==> run P: inputs <==
Design fpm, start of the top module:
module fpm(
    input [32:1] a,
    input [32:1] b,
    input clk,
    input rst,
    input in_valid,
    output  [32:1] c,
    output out_valid
    );
wire [33:1] w_MAN_a,w_MAN_a2;         
wire [33:1] w_MAN_b,w_MAN_b2;         
wire [8:1] exp_a,exp_b,exp_a2,exp_b2;        
wire [32:1] a1,b1,a2,b2,a3,b3;      
wire sign_a,sign_b,sign_a2,sign_b2;          
reg sign_c;
wire sign_c3;                                
reg [9:1] r_EXP_c;
wire [9:1] w_EXP_c3;                         
wire [9:1] w_EXP_cs;
wire [9:1] w_EXP_cs2;
wire [65:1] w_MAN_c;                         
wire [65:1] w_MAN_cs;
assign w_MAN_a[33]=1'b0;
assign w_MAN_b[33]=1'b0;
reg [19:1] r_VALID;
always@(posedge clk)
    if (!rst)
        r_VALID <= 0;
    else
        r_VALID <= {r_VALID[18:1],in_valid};
assign out_valid=r_VALID[19];
dff_lvl_p1 p1(a,b,rst,clk,a1,b1);
getval m0(a1,b1,w_MAN_a[32:1],w_MAN_b[32:1],exp_a,exp_b,sign_a,sign_b);           
dff_lvl_p2 p2(a1,b1,w_MAN_a,w_MAN_b,exp_a,exp_b,sign_a,sign_b,rst,clk,a2,b2,w_MAN_a2,w_MAN_b2,exp_a2,exp_b2,sign_a2,sign_b2);
always@(*)
begin
    sign_c=sign_a2^sign_b2;
    r_EXP_c=exp_a2+exp_b2-127;
end
wallace m1(w_MAN_c,w_MAN_a2,w_MAN_b2,a2,b2,r_EXP_c,sign_c,clk,rst ,a3,b3,w_EXP_c3,sign_c3 );                                              
    mux22 m2(w_MAN_c[48],w_EXP_c3,w_EXP_cs);             
    mux21 m3(w_EXP_cs,a3,b3,w_EXP_cs2);                  
    mux23 m4(w_MAN_c,a3,b3,w_MAN_cs);                    
    mux24 m5(w_MAN_c[48],w_MAN_cs,w_EXP_cs2,a3,b3,c[31:1]);    
assign c[32]=sign_c3;
endmodule
==> flow/config.mk <==
export PLATFORM = sky130hd
export DESIGN_NAME = fpm
export DESIGN_NICKNAME = fpm
export VERILOG_FILES = /design/flow/design.v
export SDC_FILE = /design/flow/constraint.sdc
export NUM_CORES = 4
export LEC_CHECK = 0
export CAP_MARGIN = 40
export CORE_MARGIN = 2
export CORE_UTILIZATION = 72
export CTS_CLUSTER_DIAMETER = 391
export CTS_CLUSTER_SIZE = 14
export SETUP_SLACK_MARGIN = -0.3
export SLEW_MARGIN = 20
==> flow/constraint.sdc <==
create_clock -name core_clock -period 2.89 [get_ports {clk}]
set_input_delay 0.5780 -clock core_clock [delete_from_list [all_inputs] [get_ports {clk}]]
set_output_delay 0.5780 -clock core_clock [all_outputs]
set_load 0.01 [all_outputs]
run.sh (not shown) runs the stock make flow with config.mk's settings and CLKGATE_MAP_FILE=.
==> run D: changes against run P <==
==> flow/config.mk (replaced) <==
export PLATFORM = sky130hd
export DESIGN_NAME = fpm
export DESIGN_NICKNAME = fpm
export VERILOG_FILES = /design/flow/design.v
export SDC_FILE = /design/flow/constraint.sdc
export NUM_CORES = 4
export LEC_CHECK = 0
export ABC_AREA = 1
export CAP_MARGIN = 20
export CELL_PAD_IN_SITES_DETAIL_PLACEMENT = 0
export CORE_ASPECT_RATIO = 1.04
export CORE_MARGIN = 2
export CORE_UTILIZATION = 23
export HOLD_SLACK_MARGIN = 0.19
export MIN_ROUTING_LAYER = met2
export PLACE_DENSITY_LB_ADDON = 0.0
export SETUP_SLACK_MARGIN = -0.16
export SLEW_MARGIN = 30
export TNS_END_PERCENT = 30
==> flow/constraint.sdc (replaced) <==
create_clock -name core_clock -period 6.53 [get_ports {clk}]
set_input_delay 1.3060 -clock core_clock [delete_from_list [all_inputs] [get_ports {clk}]]
set_output_delay 1.3060 -clock core_clock [all_outputs]
set_load 0.01 [all_outputs]
==> run Y: changes against run P <==
==> flow/config.mk (replaced) <==
export PLATFORM = sky130hd
export DESIGN_NAME = fpm
export DESIGN_NICKNAME = fpm
export VERILOG_FILES = /design/flow/design.v
export SDC_FILE = /design/flow/constraint.sdc
export NUM_CORES = 4
export LEC_CHECK = 0
export CAP_MARGIN = 20
export CORE_MARGIN = 2
export CORE_UTILIZATION = 70
export SLEW_MARGIN = 20
==> flow/constraint.sdc (replaced) <==
create_clock -name core_clock -period 3.92 [get_ports {clk}]
set_input_delay 0.7840 -clock core_clock [delete_from_list [all_inputs] [get_ports {clk}]]
set_output_delay 0.7840 -clock core_clock [all_outputs]
set_load 0.01 [all_outputs]
==> run C: changes against run P <==
==> flow/config.mk (replaced) <==
export PLATFORM = sky130hd
export DESIGN_NAME = fpm
export DESIGN_NICKNAME = fpm
export VERILOG_FILES = /design/flow/design.v
export SDC_FILE = /design/flow/constraint.sdc
export NUM_CORES = 4
export LEC_CHECK = 0
export CAP_MARGIN = 20
export CORE_MARGIN = 2
export CORE_UTILIZATION = 66
export CTS_CLUSTER_DIAMETER = 374
export CTS_CLUSTER_SIZE = 31
export SETUP_SLACK_MARGIN = 0.87
export SLEW_MARGIN = 20
==> flow/constraint.sdc (replaced) <==
create_clock -name core_clock -period 3.28 [get_ports {clk}]
set_input_delay 0.6560 -clock core_clock [delete_from_list [all_inputs] [get_ports {clk}]]
set_output_delay 0.6560 -clock core_clock [all_outputs]
set_load 0.01 [all_outputs]
==> notes <==
Global-route usage: run P > run Y > run C > run D. Run D finished with timing, DRC and antenna clean. Run C reached the layout checks and failed them: setup timing. Run P finished with setup timing left. Run Y finished clean. Count of clock-buffer cells in the layout, highest first: run D, run Y, run P, run C. In run P the synthesized cell count is lower than in run D, by 24%. Hold slack: run P < run C < run Y < run D. In flip-flop count, run C and run P do not differ. In non-clock buffer count, run Y and run D do not differ.

* * *

==> inputs of job 1174 <==
fpm again, from the RTL that the note above started with.
Settings: LEC_CHECK=0, CAP_MARGIN=20, CORE_MARGIN=2, CORE_UTILIZATION=68, SLEW_MARGIN=20; clock period 3.31 ns.
==> job 3737: changes against job 1174 <==
ABC_AREA = 0   (was unset)
CAP_MARGIN = 5   (was 20)
CELL_PAD_IN_SITES_DETAIL_PLACEMENT = 1   (was unset)
CORE_ASPECT_RATIO = 1.92   (was unset)
CORE_MARGIN = 8   (was 2)
CORE_UTILIZATION = 35   (was 68)
CTS_CLUSTER_SIZE = 93   (was unset)
GPL_ROUTABILITY_DRIVEN = 1   (was unset)
GPL_TIMING_DRIVEN = 1   (was unset)
HOLD_SLACK_MARGIN = 0.08   (was unset)
SLEW_MARGIN = 0   (was 20)
TNS_END_PERCENT = 55   (was unset)
==> flow/constraint.sdc (replaced) <==
create_clock -name core_clock -period 6.36 [get_ports {clk}]
set_input_delay 1.2720 -clock core_clock [delete_from_list [all_inputs] [get_ports {clk}]]
set_output_delay 1.2720 -clock core_clock [all_outputs]
set_load 0.01 [all_outputs]
==> comparison <==
- Between job 1174 and job 3737, the lower sequential power is in job 3737 (gap 91%, measured against job 3737).
- Cell count: job 3737 is larger than job 1174 (16%).
- Hold slack: job 3737 is better than job 1174 (0.11 ns).
- Sequential share of layout area: job 1174 is higher than job 3737 (0.40 points).
- Against job 3737, the non-clock buffer count of job 1174 is higher by 82.
- Against job 1174, the final area of job 3737 is higher by about 0.7%.
- Between job 1174 and job 3737, the lower via count is in job 1174 (gap 0.72%, measured against job 3737).
- In flip-flop count, job 3737 and job 1174 do not differ.
- Against job 1174, the core utilization of job 3737 is lower by 37 points.
- Of job 3737 and job 1174, job 3737 has the higher die size (gap 100%, measured against job 1174).
- Job 1174 ran to the end with violations: negative setup slack. Job 3737 finished with timing, DRC and antenna clean.
==> figures <==
|  | job 3737 | job 1174 |
|---|---|---|
| Run status | no timing/DRC/antenna violations | finished with violations |
| Reasons for failing layout checks | - | negative setup slack |
| Tally of clock buffers in the finished layout | 593 | 664 |
| Via Count | 85,200 | 84,500 |
| Proportion of cell area occupied by registers | 56.4% | 56.8% |
| Clock edge transition at the registers on the reported setup and hold paths | 0.07 ns | 0.06 ns |
| Setup skew after layout | 0.0704 ns | 0.0543 ns |
| Detailed-route wire length per cell | 17.0 um | 16.7 um |
| Vertical extent of the die | 938 um | 481 um |
| Seq pwr | 0.0317 W | 0.0607 W |
| Die footprint | 466,000 um2 | 232,000 um2 |
| Total Nets Final | 13,900 | 14,000 |
| Static leakage | 75.6 nW | 76.8 nW |
| Register-to-Register Setup Slack | 3.03 ns | 0.63 ns |
| Slowest library cell on the worst path | sky130_fd_sc_hd__or4_1 | sky130_fd_sc_hd__or4_4 |
| First-pass GRT wire length | 509,000 um | 447,000 um |
| Detailed route wirelength on metal2 | 179,000 um | 129,000 um |
| Min-Delay Path Class | register to register | input port to register |
| Final WS setup | 1.27 ns | -0.599 ns |
| Internal power | 0.0470 W | 0.0938 W |
| Instance count after placement with tap cells included | 18,500 | 15,800 |
| Ratio of layout area to synthesized area | 1.136x | 1.127x |
| Slowest Stage Delay on Critical Path | 0.76 ns | 0.55 ns |

* * *

==> job 2662: inputs <==
fpm again, from the RTL that the note above started with.
Design fpm, start of the top module:
module fpm(
    input [32:1] a,
    input [32:1] b,
    input clk,
    input rst,
    input in_valid,
    output  [32:1] c,
    output out_valid
    );
clock: 3.31 ns
lec_check: 0
cap_margin: 20
core_margin: 2
core_utilization: 72
setup_slack_margin: -0.3
slew_margin: 20
==> job 9845: changes against job 2662 <==
Settings changed: CORE_UTILIZATION 72 to 61, CTS_CLUSTER_DIAMETER set to 209, SETUP_SLACK_MARGIN -0.3 to 0.9.
==> comparison <==
Against job 9845, the clock skew of job 2662 is lower by 0.0088 ns. Against job 2662, the clock-buffer cell count of job 9845 is higher by 60. In synthesized cell count, job 9845 and job 2662 do not differ. Utilization: job 9845 is lower than job 2662 (12 points). Job 9845 completed and failed the layout checks on negative setup slack. Job 2662 reached the layout checks and failed them: negative setup slack.

* * *

==> run a: inputs <==
fpm again, from the RTL that the note above started with.
Settings: LEC_CHECK=0, CAP_MARGIN=20, CORE_MARGIN=2, CORE_UTILIZATION=58, CTS_CLUSTER_DIAMETER=209, SETUP_SLACK_MARGIN=-0.35, SLEW_MARGIN=20; clock period 3.69 ns.
==> run b: changes against run a <==
==> flow/config.mk (replaced) <==
export PLATFORM = sky130hd
export DESIGN_NAME = fpm
export DESIGN_NICKNAME = fpm
export VERILOG_FILES = /design/flow/design.v
export SDC_FILE = /design/flow/constraint.sdc
export NUM_CORES = 4
export LEC_CHECK = 0
export CAP_MARGIN = 5
export CORE_MARGIN = 2
export CORE_UTILIZATION = 66
export CTS_CLUSTER_DIAMETER = 374
export CTS_CLUSTER_SIZE = 31
export SETUP_SLACK_MARGIN = 0.87
export SLEW_MARGIN = 20
export TNS_END_PERCENT = 5
==> flow/constraint.sdc (replaced) <==
create_clock -name core_clock -period 3.02 [get_ports {clk}]
set_input_delay 0.6040 -clock core_clock [delete_from_list [all_inputs] [get_ports {clk}]]
set_output_delay 0.6040 -clock core_clock [all_outputs]
set_load 0.01 [all_outputs]
==> results <==
| item | run b | run a |
|---|---|---|
| Status | failed layout checks | failed layout checks |
| Violated checks | setup timing | setup timing |
| Routed vias/inst | 5.08 | 4.87 |
| Clk_skew | 0.0337 ns | 0.0477 ns |
| Switching part of the total | 20.6% | 20.2% |
| Placed cell area | 159000 um2 | 159000 um2 |
| Number of clock-tree buffers in the layout | 183 | 716 |
| Final net count | 13700 | 14000 |
| Share of the cycle needed by the critical path after routing | 124% | 105% |
| Fillers | 16600 | 20200 |
| Internal power | 77900 uW | 83200 uW |
| Switching Power | 20200 uW | 21100 uW |
| Floorplan utilization | 66.5% | 58.4% |
| Number of multi-input combinational cells in the layout | 7488 | 7487 |
| Routed length on met2 | 126000 um | 128000 um |
| Metal3 WL | 8850 um | 10100 um |

* * *

==> inputs of job 1472 <==
fpm again, from the RTL that the note above started with.
clock: 2.89 ns
lec_check: 0
cap_margin: 0
core_margin: 2
core_utilization: 72
cts_cluster_diameter: 391
cts_cluster_size: 14
setup_slack_margin: -0.3
slew_margin: 20
==> job 7217: changes against job 1472 <==
CAP_MARGIN = 40   (was 0)
PLACE_DENSITY_LB_ADDON = 0.05   (was default)
==> job 2594: changes against job 1472 <==
ABC_AREA = 1   (was default)
CAP_MARGIN = 20   (was 0)
CELL_PAD_IN_SITES_DETAIL_PLACEMENT = 1   (was default)
CORE_ASPECT_RATIO = 1.04   (was default)
CORE_UTILIZATION = 23   (was 72)
CTS_CLUSTER_DIAMETER = default   (was 391)
CTS_CLUSTER_SIZE = default   (was 14)
MIN_ROUTING_LAYER = met2   (was default)
SETUP_SLACK_MARGIN = -0.16   (was -0.3)
SLEW_MARGIN = 30   (was 20)
==> flow/constraint.sdc (replaced) <==
create_clock -name core_clock -period 5.0 [get_ports {clk}]
set_input_delay 1.0000 -clock core_clock [delete_from_list [all_inputs] [get_ports {clk}]]
set_output_delay 1.0000 -clock core_clock [all_outputs]
set_load 0.01 [all_outputs]
==> run summary <==
impl run done, here's what came out: met2 Use GR=0.429, run status=finished with violations, fraction of area in multi-input gates=0.312, met1 GRT Util=0.347, cell with the most instances on the worst path=buf_4, Place WS=-0.507 ns, fp util=0.724, Final Setup Violations=31, Final clock-cell share=0.0607, Seq. pwr=0.0695 W, setup TNS=-18.84 ns, Total GRT Usage=0.256, RSZ-0062 raised after global routing=true, Max IR drop VDD=629 uV, Tcrit/Tclk final=1.25, buffering overhead=0.0191, final worst setup slack=-0.709 ns, Fail Reasons=negative setup slack, Sw Share=0.200, placed cell count=15700
-- figures above: job 1472

==> run summary <==
impl run done, here's what came out: final worst setup slack=0.128 ns, Total GRT Usage=0.160, met1 GRT Util=0, Place WS=0.843 ns, Final clock-cell share=0.0820, Seq. pwr=0.0401 W, Final Setup Violations=0, met2 Use GR=0.195, fraction of area in multi-input gates=0.228, run status=no timing/DRC/antenna violations, buffering overhead=0.0118
-- figures above: job 2594

==> run summary <==
impl run done, here's what came out: RSZ-0062 raised after global routing=true, Max IR drop VDD=822 uV, fp util=0.724, Final Setup Violations=31, final worst setup slack=-0.759 ns, Seq. pwr=0.0695 W, Fail Reasons=negative setup slack, Total GRT Usage=0.250, placed cell count=15600, run status=finished with violations
-- figures above: job 7217


* * *

==> trial 94: inputs <==
fpm again, from the RTL that the note above started with.
make LEC_CHECK=0 ABC_AREA=1 CAP_MARGIN=5 CELL_PAD_IN_SITES_DETAIL_PLACEMENT=1 CORE_ASPECT_RATIO=1.92 CORE_MARGIN=8 CORE_UTILIZATION=35 HOLD_SLACK_MARGIN=-0.02 SLEW_MARGIN=20 TNS_END_PERCENT=55 finish   # period 7.22 ns
==> inputs of build 48, as changes to trial 94 <==
- ABC_AREA: 1 -> unset
- CAP_MARGIN: 5 -> 20
- CELL_PAD_IN_SITES_DETAIL_PLACEMENT: 1 -> unset
- CORE_ASPECT_RATIO: 1.92 -> unset
- CORE_MARGIN: 8 -> 2
- CORE_UTILIZATION: 35 -> 72
- CTS_CLUSTER_DIAMETER: unset -> 397
- HOLD_SLACK_MARGIN: -0.02 -> unset
- TNS_END_PERCENT: 55 -> unset
==> flow/constraint.sdc (replaced) <==
create_clock -name core_clock -period 3.07 [get_ports {clk}]
set_input_delay 0.6140 -clock core_clock [delete_from_list [all_inputs] [get_ports {clk}]]
set_output_delay 0.6140 -clock core_clock [all_outputs]
set_load 0.01 [all_outputs]
==> inputs of trial 53, as changes to trial 94 <==
- ABC_AREA: 1 -> unset
- CAP_MARGIN: 5 -> 20
- CELL_PAD_IN_SITES_DETAIL_PLACEMENT: 1 -> unset
- CORE_ASPECT_RATIO: 1.92 -> unset
- CORE_MARGIN: 8 -> 2
- CORE_UTILIZATION: 35 -> 70
- CTS_CLUSTER_DIAMETER: unset -> 348
- CTS_CLUSTER_SIZE: unset -> 31
- HOLD_SLACK_MARGIN: -0.02 -> unset
- TNS_END_PERCENT: 55 -> unset
==> flow/constraint.sdc (replaced) <==
create_clock -name core_clock -period 3.28 [get_ports {clk}]
set_input_delay 0.6560 -clock core_clock [delete_from_list [all_inputs] [get_ports {clk}]]
set_output_delay 0.6560 -clock core_clock [all_outputs]
set_load 0.01 [all_outputs]
==> impl_metrics.env <==
# implementation run metrics
export IMPL_yosys_stat_chipArea_mm2=0.160
export IMPL_outcome="no timing/DRC/antenna violations"
export IMPL_layout_cell_area_non_filler_mm2=0.181
export IMPL_hold_class="flop to flop"
export IMPL_grt_util_met3=0.0188
export IMPL_internal_power_w=0.0415
export IMPL_clk_pin_slew_worst_paths_ps=70
export IMPL_clkbuf_count=623
[end of results for trial 94]
==> impl_metrics.env <==
# implementation run metrics
export IMPL_outcome="failed layout checks"
export IMPL_check_faults="setup timing"
export IMPL_report_final_setup_viol=31
export IMPL_final_setup_worst_slack_ps=-535
export IMPL_layout_cell_area_non_filler_mm2=0.163
export IMPL_clkbuf_count=187
export IMPL_grt_util_met3=0.0252
[end of results for trial 53]
==> impl_metrics.env <==
# implementation run metrics
export IMPL_outcome="failed layout checks"
export IMPL_check_faults="setup timing"
export IMPL_final_setup_worst_slack_ps=-741
export IMPL_clkbuf_count=671
export IMPL_internal_power_w=0.0999
export IMPL_report_final_setup_viol=31
export IMPL_layout_cell_area_non_filler_mm2=0.174
export IMPL_grt_util_met3=0.0370
[end of results for build 48]
Power figures rest on the tool's default switching activity, not on a simulated workload.
